==> run F: inputs <==
==> flow/design.v <==
module debounc_1 (
	clk,
	n_rst,
	din,
	dout
);
parameter T_20MS = 15'd20_000;  
input clk;
input n_rst;
input din;
output dout;
reg [14:0] cnt;
wire cnt_restart;
reg din_d1;
always @(posedge clk or negedge n_rst)
	if(!n_rst) begin
		din_d1 <= 1'b0;
	end
	else begin
		din_d1 <= din;
	end
assign cnt_restart = (din != din_d1)? 1'b1 : 1'b0;
always @(posedge clk or negedge n_rst)
	if(!n_rst) begin
		cnt <= 15'h0000;
	end
	else begin
		cnt <= (cnt_restart == 1'b1)? T_20MS :
			   (cnt > 15'h0000)? cnt - 15'h0001 : cnt;
	end
reg dout_rdy;
always @(posedge clk or negedge n_rst)
	if(!n_rst) begin
		dout_rdy <= 1'b0;
	end
	else begin
		dout_rdy <= ((cnt == 15'h0000) && (cnt_restart == 1'b0))? din : dout_rdy;
	end	
assign dout = dout_rdy;
endmodule
module debounc_2 (
	clk,
	n_rst,
	din,
	dout
);
parameter T_20MS = 15'd20_000;  
input clk;
input n_rst;
input din;
output dout;
reg [14:0] cnt;
wire cnt_restart;
reg din_d1;
always @(posedge clk or negedge n_rst)
	if(!n_rst) begin
		din_d1 <= 1'b0;
	end
	else begin
		din_d1 <= din;
	end
assign cnt_restart = (din != din_d1)? 1'b1 : 1'b0;
always @(posedge clk or negedge n_rst)
	if(!n_rst) begin
		cnt <= 15'h0000;
	end
	else begin
		 cnt <= ((cnt_restart == 1'b1) && (cnt == 15'h0000))? T_20MS :
            (cnt > 15'h0000)? cnt - 15'h0001 : cnt;
	end
reg dout_rdy;
always @(posedge clk or negedge n_rst)
   if(!n_rst) begin
      dout_rdy <= 1'b0;
   end
   else begin
      dout_rdy <= (cnt == T_20MS)? din_d1 : dout_rdy;
   end   assign dout = dout_rdy;
endmodule
module debounc_3 (
	clk,
	n_rst,
	din,
	dout
);
parameter T_20MS = 15'd20_000;  
input clk;
input n_rst;
input din;
output dout;
reg [14:0] cnt;
wire cnt_restart;
reg din_d1;
always @(posedge clk or negedge n_rst)
	if(!n_rst) begin
		din_d1 <= 1'b0;
	end
	else begin
		din_d1 <= din;
	end
assign cnt_restart = (din != din_d1)? 1'b1 : 1'b0;
always @(posedge clk or negedge n_rst)
	if(!n_rst) begin
		cnt <= 15'h0000;
	end
	else begin
		 cnt <= ((cnt_restart == 1'b1) && (cnt == 15'h0000))? T_20MS :
            (cnt > 15'h0000)? cnt - 15'h0001 : cnt;
	end
reg dout_rdy;
always @(posedge clk or negedge n_rst)
	if(!n_rst) begin
		dout_rdy <= 1'b0;
	end
	else begin
		dout_rdy <= ((cnt == 15'h0000) && (cnt_restart == 1'b0))? din : dout_rdy;
	end	
assign dout = dout_rdy;
endmodule
module edge_det_p(
    clk,
    n_rst,
    b0,
    b0_on
);
input clk;
input n_rst;
input b0;
output b0_on;
reg b0_d1;
reg b0_d2;
wire b0_on;
always @(posedge clk or negedge n_rst)  
if(!n_rst) begin
    b0_d1 <= 1'b0;
    b0_d2 <= 1'b0;
end
else begin
    b0_d1 <= b0;
    b0_d2 <= b0_d1;
end
assign b0_on = (b0_d1 && !b0_d2) ? 1'b1 : 1'b0;  
endmodule
module led(
  clk,
  n_rst,
  din,
  dout
  );
input clk;
input n_rst;
input din;
output reg dout;
parameter T_1S = 20'd1_000_000; 
reg [19:0] counter; 
reg din_prev; 
always @(posedge clk or negedge n_rst) begin
  if (!n_rst) begin
    counter <= 0;
    dout <= 0;
    din_prev <= 0;
  end 
  else begin
    if (din != din_prev) begin
      counter <= 0;  
      dout <= 1;  
    end 
    else if (counter >= T_1S) begin
      dout <= 0;
      counter <= counter;  
    end 
    else begin
      counter <= counter + 1;  
    end
    din_prev <= din;  
  end
end
endmodule
module doorlock_hdl(
  clk,
  n_rst,
  bt,
  btstar,
  led
);
input clk;
input n_rst;
input [9:0] bt;
input btstar;
output led;
parameter S_IDLE = 3'h0;
parameter S_FIRST = 3'h1;
parameter S_SEC = 3'h2;
parameter S_LAST = 3'h3;
parameter S_OPEN = 3'h4;
parameter S_FAKE = 3'h5;
wire bt_any;
reg [2:0] c_state, n_state;
always @(posedge clk or negedge n_rst)
  if(!n_rst) begin
    c_state <= S_IDLE;
  end
  else begin
    c_state <= n_state;
  end
assign bt_any = (bt == 10'h000)? 1'b0 : 1'b1;
always @(c_state or bt or btstar or bt_any)
  case (c_state)
    S_IDLE : begin
      n_state = (bt[1] == 1'b1)? S_FIRST : c_state;
    end
    S_FIRST : begin
      n_state = (bt[2] == 1'b1)? S_SEC : ((btstar == 1'b1) || (bt_any == 1'b1))? S_IDLE : c_state;
    end
    S_SEC : begin
      n_state = (bt[7] == 1'b1)? S_LAST : (btstar == 1'b1) ? S_IDLE : (bt_any == 1'b1) ? S_FAKE : c_state;
    end
    S_LAST : begin
      n_state = (btstar == 1'b1)? S_OPEN : (bt[7] == 1'b1) ? c_state : (bt_any == 1'b1)? S_FAKE : c_state;
    end
    S_OPEN : begin
      n_state = S_IDLE;
    end
    S_FAKE : begin
      n_state = (bt[7] == 1'b1) ? S_LAST : (btstar == 1'b1) ? S_IDLE : c_state;
    end
    default : begin
      n_state = S_IDLE;
    end
  endcase
assign led = (c_state == S_OPEN)? 1'b1 : 1'b0;
endmodule
module bd_if(
  clk,
  n_rst,
  bt_i,
  btstar_i,
  led_i,
  bt_o,
  btstar_o,
  led_o
  );
parameter T_1S = 20'd1_000_000;
parameter T_20MS = 15'd20_000;
input clk;
input n_rst;
input [9:0] bt_i;
input btstar_i;
input led_i;
output [9:0] bt_o;
output btstar_o;
output led_o;
wire [9:0] dwire;
debounc_1 #(.T_20MS(T_20MS)) u_debounc0(
  .clk(clk),
  .n_rst(n_rst),
  .din(bt_i[0]),
  .dout(dwire[0])
);
edge_det_p u_edgedet_p0 (
  .clk(clk),
  .n_rst(n_rst),
  .b0(dwire[0]),
  .b0_on(bt_o[0])
  );
debounc_1 #(.T_20MS(T_20MS)) u_debounc1(
  .clk(clk),
  .n_rst(n_rst),
  .din(bt_i[1]),
  .dout(dwire[1])
);
edge_det_p u_edgedet_p1 (
  .clk(clk),
  .n_rst(n_rst),
  .b0(dwire[1]),
  .b0_on(bt_o[1])
  );
debounc_2 #(.T_20MS(T_20MS)) u_debounc2(
  .clk(clk),
  .n_rst(n_rst),
  .din(bt_i[2]),
  .dout(dwire[2])
);
edge_det_p u_edgedet_p2 (
  .clk(clk),
  .n_rst(n_rst),
  .b0(dwire[2]),
  .b0_on(bt_o[2])
  );
debounc_2 #(.T_20MS(T_20MS)) u_debounc3(
  .clk(clk),
  .n_rst(n_rst),
  .din(bt_i[3]),
  .dout(dwire[3])
);
edge_det_p u_edgedet_p3 (
  .clk(clk),
  .n_rst(n_rst),
  .b0(dwire[3]),
  .b0_on(bt_o[3])
  );
debounc_2 #(.T_20MS(T_20MS)) u_debounc4(
  .clk(clk),
  .n_rst(n_rst),
  .din(bt_i[4]),
  .dout(dwire[4])
);
edge_det_p u_edgedet_p4 (
  .clk(clk),
  .n_rst(n_rst),
  .b0(dwire[4]),
  .b0_on(bt_o[4])
  );
debounc_2 #(.T_20MS(T_20MS)) u_debounc5(
  .clk(clk),
  .n_rst(n_rst),
  .din(bt_i[5]),
  .dout(dwire[5])
);
edge_det_p u_edgedet_p5 (
  .clk(clk),
  .n_rst(n_rst),
  .b0(dwire[5]),
  .b0_on(bt_o[5])
  );
debounc_3 #(.T_20MS(T_20MS)) u_debounc6(
  .clk(clk),
  .n_rst(n_rst),
  .din(bt_i[6]),
  .dout(dwire[6])
);
edge_det_p u_edgedet_p6 (
  .clk(clk),
  .n_rst(n_rst),
  .b0(dwire[6]),
  .b0_on(bt_o[6])
  );
debounc_3 #(.T_20MS(T_20MS)) u_debounc7(
  .clk(clk),
  .n_rst(n_rst),
  .din(bt_i[7]),
  .dout(dwire[7])
);
edge_det_p u_edgedet_p7(
  .clk(clk),
  .n_rst(n_rst),
  .b0(dwire[7]),
  .b0_on(bt_o[7])
  );
debounc_3 #(.T_20MS(T_20MS)) u_debounc8(
  .clk(clk),
  .n_rst(n_rst),
  .din(bt_i[8]),
  .dout(dwire[8])
);
edge_det_p u_edgedet_p8 (
  .clk(clk),
  .n_rst(n_rst),
  .b0(dwire[8]),
  .b0_on(bt_o[8])
  );
debounc_3 #(.T_20MS(T_20MS)) u_debounc9(
  .clk(clk),
  .n_rst(n_rst),
  .din(bt_i[9]),
  .dout(dwire[9])
);
edge_det_p u_edgedet_p9 (
  .clk(clk),
  .n_rst(n_rst),
  .b0(dwire[9]),
  .b0_on(bt_o[9])
  );
edge_det_p u_edgedet_pstar (
  .clk(clk),
  .n_rst(n_rst),
  .b0(~btstar_i),
  .b0_on(btstar_o)
  );
led #(.T_1S(T_1S)) u_led(
  .clk(clk),
  .n_rst(n_rst),
  .din(led_i),
  .dout(led_o)
);
endmodule
module top(
	clk,
	n_rst,
	bt,
	btstar,
	led
);
parameter T_1S = 20'd1_000_000;  
parameter T_20MS = 15'd20_000;  
input clk;
input n_rst;
input [9:0] bt;
input btstar;
output led;
wire [9:0] bt_w;
wire btstar_w;
wire led_w;
bd_if #(
	.T_1S(T_1S),
	.T_20MS(T_20MS)
) u_bd_if(
    .clk(clk),
    .n_rst(n_rst),
    .bt_i(bt),
    .btstar_i(btstar),
    .led_i(led_w),
    .bt_o(bt_w),
    .btstar_o(btstar_w),
    .led_o(led)
);
doorlock_hdl u_doorlock(
    .clk(clk),
    .n_rst(n_rst),
    .bt(bt_w),
    .btstar(btstar_w),
    .led(led_w)
);
endmodule
==> flow/run.sh <==
#!/bin/bash
# the make line also repeats each setting of config.mk as NAME=value (left out here)
make -C /OpenROAD-flow-scripts/flow DESIGN_CONFIG=/design/flow/config.mk WORK_HOME=/design/flow/orfs CLKGATE_MAP_FILE= finish
==> flow/config.mk <==
export PLATFORM = sky130hd
export DESIGN_NAME = top
export DESIGN_NICKNAME = top
export VERILOG_FILES = /design/flow/design.v
export SDC_FILE = /design/flow/constraint.sdc
export NUM_CORES = 4
export LEC_CHECK = 0
export CAP_MARGIN = 20
export CORE_MARGIN = 2
export CORE_UTILIZATION = 61
export SETUP_SLACK_MARGIN = 2.04
export SLEW_MARGIN = 20
==> flow/constraint.sdc <==
create_clock -name core_clock -period 7.47 [get_ports {clk}]
set_input_delay 1.4940 -clock core_clock [delete_from_list [all_inputs] [get_ports {clk}]]
set_output_delay 1.4940 -clock core_clock [all_outputs]
set_load 0.01 [all_outputs]
==> run K: changes against run F <==
- ABC_AREA: unset -> 0
- CAP_MARGIN: 20 -> 5
- CORE_UTILIZATION: 61 -> 72
- CTS_CLUSTER_DIAMETER: unset -> 235
- CTS_CLUSTER_SIZE: unset -> 22
- PLACE_DENSITY: unset -> 0.65
- SETUP_SLACK_MARGIN: 2.04 -> 0.48
==> flow/constraint.sdc (replaced) <==
create_clock -name core_clock -period 1.97 [get_ports {clk}]
set_input_delay 0.3940 -clock core_clock [delete_from_list [all_inputs] [get_ports {clk}]]
set_output_delay 0.3940 -clock core_clock [all_outputs]
set_load 0.01 [all_outputs]
==> run G: changes against run F <==
- ABC_AREA: unset -> 1
- CORE_UTILIZATION: 61 -> 72
- CTS_CLUSTER_DIAMETER: unset -> 229
- CTS_CLUSTER_SIZE: unset -> 22
- PLACE_DENSITY_LB_ADDON: unset -> 0.15
- SETUP_SLACK_MARGIN: 2.04 -> 0.48
==> flow/constraint.sdc (replaced) <==
create_clock -name core_clock -period 1.97 [get_ports {clk}]
set_input_delay 0.3940 -clock core_clock [delete_from_list [all_inputs] [get_ports {clk}]]
set_output_delay 0.3940 -clock core_clock [all_outputs]
set_load 0.01 [all_outputs]
==> flow_summary.json <==
{
  "outcome": "timing/DRC/antenna clean",
  "place_ws_ns": 4.38,
  "synthMuxAreaShare_pct": 2.03,
  "period_used_pct": 38.5,
  "final_cell_area_sq_um": 11500,
  "crit_required_ns": 5.98,
  "logic_area_sq_um": 4650,
  "r2r_slack_ns": 4.66,
  "grt_start_max_net_pins": 86,
  "fillerInstances": 1343,
  "die-area_sq_um": 18000,
  "critPathCaptureType": "primary output",
  "grt.met2_usage_pct": 35.8,
  "arrival_ns": 1.38,
  "hold_depth": 0
}
-- figures above: run F

==> flow_summary.json <==
{
  "cp-startpoint": "u_bd_if.u_debounc9.cnt[0]",
  "hold_depth": 0,
  "r2r_slack_ns": 0.36,
  "arrival_ns": 1.97,
  "hold_viol": 0,
  "final_cell_area_sq_um": 14200,
  "grt_start_max_net_pins": 52,
  "period_used_pct": 81.5,
  "logic_area_sq_um": 6290,
  "fillerInstances": 873,
  "slowest_stage": "dfrtp_1",
  "bufAreaShareNonClock_pct": 5.81,
  "layout_setup_ws_ns": 0.365,
  "critPathCaptureType": "flip-flop",
  "place_ws_ns": 0.187,
  "pg_comb_w": 0.000682,
  "tns_ns": 0,
  "outcome": "timing/DRC/antenna clean",
  "crit_required_ns": 2.33,
  "grt.met2_usage_pct": 55.5,
  "die-area_sq_um": 17600
}
-- figures above: run G

==> flow_summary.json <==
{
  "ys_cells": 1032,
  "outcome": "stopped before the end",
  "aoi_share_pct": 10.3,
  "synth_adder_area_share_pct": 1.93,
  "lastStage": "clock tree synthesis",
  "syn-cell-area_sq_um": 10400,
  "ys_top_logic_family": "simple AND/OR/NAND/NOR gates",
  "ys_sh_simple_pct": 22.8,
  "die-area_sq_um": 15400,
  "stop_error": "[ERROR DPL-0038] Utilization greater than 100%, impossible to legalize",
  "place_ws_ns": -0.382,
  "yosysUniqueCellTypes": 60,
  "largest_area_cell": "dfrtp_1",
  "yosys_area_sq_um": 10400,
  "ioPinCount": 14,
  "synthMuxAreaShare_pct": 2.03,
  "core-area_sq_um": 14000,
  "gp_congestion": 0.897
}
-- figures above: run K

